// battle_ship
module battle_ship(
      input wire clk,			 
      input wire clr,
      input wire btnU,
      input wire btnD,
      input wire btnR,
      input wire btnL,
      input wire sel,
	    input sw,
      output wire [2:0] red,	 
      output wire [2:0] green,   
      output wire [1:0] blue,	     
      output wire [3:0] an,
      output wire [7:0] seg,
      output wire hsync,		 
      output wire vsync			 
	);
	wire clock_4Hz = clk;
	wire clock_25Mhz = clk;
	wire turn;
	wire phase;
  wire finish;
	wire [27: 0] pships;
	wire [27: 0] cships;
  wire [27: 0] c_curr_guess;
  wire [27: 0] p_curr_guess;
	assign cships = 28'b1000000100010000000000010000;
	wire db_btnR;
	wire db_btnL;
	wire db_btnU;
	wire db_btnD;
	wire db_btnSel;
	wire db_btnRst;
	debouncer db_r(
    .clk (clock_4Hz),
		.rst (clr),
    .btn_in (btnR),
    .btn_out (db_btnR)
	);
	debouncer db_l(
		.clk (clock_4Hz),
		.rst (clr),
		.btn_in (btnL),
		.btn_out (db_btnL)
	);
	debouncer db_u(
		.clk (clock_4Hz),
		.rst (clr),
		.btn_in (btnU),
		.btn_out (db_btnU)
	);
	debouncer db_d(
		.clk (clock_4Hz),
		.rst (clr),
		.btn_in (btnD),
		.btn_out (db_btnD)
	);
	debouncer db_sel(
		.clk (clock_4Hz),
		.rst (clr),
		.btn_in (sel),
		.btn_out (db_btnSel)
	);
	assign db_btnRst = clr;
	wire [27:0] cguess;
	wire [27:0] pguess;
	vga640x480 myDisplay(
		.clk(clock_25Mhz),
		.rst(clr),
		.phase(phase),
    .finish (finish),
		.cships(cships),
		.pships(pships),
		.hsync(hsync),
		.vsync(vsync),
		.cguess(cguess),
		.pguess(pguess),
		.red(red),
		.green(green),
		.blue(blue)
	);
	select_phase confirm_select(
		.clk (clock_4Hz),
		.rst (clr),
		.sel (db_btnSel),
		.seg (seg),
		.an (an),
		.phase (phase),
		.pships (pships)
	);
	select mySelections(
		.clk (clock_4Hz),
		.rst (db_btnRst),     	 
		.phase (phase),   		 
		.sel  (db_btnSel),     	 
		.btnU (db_btnU),
		.btnR (db_btnR),
		.btnL (db_btnL),
		.btnD (db_btnD),
		.seg (seg),
		.an (an)
	);
  correct_guess_counter correct_guesses(
      .clk (clock_4Hz),
      .rst (clr),
      .sel (db_btnSel),
      .phase(phase),
      .sw (sw),
      .c_curr_guess (c_curr_guess),
      .p_curr_guess (p_curr_guess),
      .cships (cships),
      .pships (pships),
      .finish (finish)
  ); 
	game_phase myGame(     
		.clk (clock_4Hz),
		.sel (db_btnSel),    
		.rst (db_btnRst),
  ...
For scale: about 1800 cells after synthesis, ~240 flip-flops, ~30 I/O pins, ~0.014 mm2 of cells after synthesis.
clock: 5.77 ns
lec_check: 0
cap_margin: 20
core_aspect_ratio: 0.73
core_margin: 2
core_utilization: 58
cts_cluster_size: 61
hold_slack_margin: 0.3
setup_slack_margin: 1.41
slew_margin: 20
tns_end_percent: 5
run.sh (not shown) runs the stock make flow with config.mk's settings and CLKGATE_MAP_FILE=.
Rerun with:
==> flow/config.mk (replaced) <==
export PLATFORM = sky130hd
export DESIGN_NAME = battle_ship
export DESIGN_NICKNAME = battle_ship
export VERILOG_FILES = /design/flow/design.v
export SDC_FILE = /design/flow/constraint.sdc
export NUM_CORES = 4
export LEC_CHECK = 0
export CAP_MARGIN = 20
export CORE_MARGIN = 2
export CORE_UTILIZATION = 66
export SLEW_MARGIN = 20
==> flow/constraint.sdc (replaced) <==
create_clock -name core_clock -period 3.43 [get_ports {clk}]
set_input_delay 0.6860 -clock core_clock [delete_from_list [all_inputs] [get_ports {clk}]]
set_output_delay 0.6860 -clock core_clock [all_outputs]
set_load 0.01 [all_outputs]
What happened: With this change the flow finished with setup timing left. Utilization rises by 21 points. Worst setup slack loses 1.9 ns. Cell count rose by 11%. Area after synthesis is unchanged. Final area is higher by about 17%. Die size falls by about 12%. Via count rises by about 18%. Total power grows by about 70%.
Rerun with:
--- a/flow/config.mk
+++ b/flow/config.mk
@@ -8,4 +8,4 @@
 export CAP_MARGIN = 20
 export CORE_MARGIN = 2
-export CORE_UTILIZATION = 66
+export CORE_UTILIZATION = 40
 export SLEW_MARGIN = 20
==> flow/constraint.sdc (replaced) <==
create_clock -name core_clock -period 10.0 [get_ports {clk}]
set_input_delay 2.0000 -clock core_clock [delete_from_list [all_inputs] [get_ports {clk}]]
set_output_delay 2.0000 -clock core_clock [all_outputs]
set_load 0.01 [all_outputs]
=> Now the flow ran to the end with no violations; setup slack gets better by 5.7 ns; synthesized area does not change; global-route usage came out lower by 24 points.
Rerun with:
--- a/flow/config.mk
+++ b/flow/config.mk
@@ -7,5 +7,6 @@
 export LEC_CHECK = 0
 export CAP_MARGIN = 20
-export CORE_MARGIN = 2
+export CORE_MARGIN = 9
 export CORE_UTILIZATION = 40
+export GPL_ROUTABILITY_DRIVEN = 0
 export SLEW_MARGIN = 20
Result: The new run ran to the end with no violations; worst hold slack gains 0.0098 ns; non-clock buffer count shrinks by 5; cell area stays flat.
Rerun with:
--- a/flow/config.mk
+++ b/flow/config.mk
@@ -6,7 +6,13 @@
 export NUM_CORES = 4
 export LEC_CHECK = 0
-export CAP_MARGIN = 20
-export CORE_MARGIN = 9
+export ABC_AREA = 1
+export CAP_MARGIN = 25
+export CORE_ASPECT_RATIO = 1.54
+export CORE_MARGIN = 2
 export CORE_UTILIZATION = 40
-export GPL_ROUTABILITY_DRIVEN = 0
+export CTS_CLUSTER_SIZE = 58
+export GPL_ROUTABILITY_DRIVEN = 1
+export GPL_TIMING_DRIVEN = 0
+export PLACE_DENSITY_LB_ADDON = 0.3
 export SLEW_MARGIN = 20
+export TNS_END_PERCENT = 70
Via count fell by 1.0%. Cell area goes up by about 1.5%. Power is lower by about 8%. Synthesized cell count went up by 19%. Routed wire length goes down by 2.7%. Setup slack degrades by 2.3 ns. First-iteration DRC count decreases by about 46%. Utilization is higher by 0.30 points. Die area came out lower by about 13%.
Rerun with:
==> flow/config.mk (replaced) <==
export PLATFORM = sky130hd
export DESIGN_NAME = battle_ship
export DESIGN_NICKNAME = battle_ship
export VERILOG_FILES = /design/flow/design.v
export SDC_FILE = /design/flow/constraint.sdc
export NUM_CORES = 4
export LEC_CHECK = 0
export CAP_MARGIN = 0
export CORE_ASPECT_RATIO = 0.64
export CORE_MARGIN = 9
export CORE_UTILIZATION = 19
export CTS_CLUSTER_SIZE = 91
export GPL_ROUTABILITY_DRIVEN = 0
export MAX_ROUTING_LAYER = met4
export SLEW_MARGIN = 20
export TNS_END_PERCENT = 75
The changed run finished with timing, DRC and antenna clean.
Clock-buffer cell count went down by 9.
Core utilization went down by 24 points.
Global-route usage went down by 13 points.
Setup slack gains 2.3 ns.
Power is estimated from default activity; no workload was simulated.
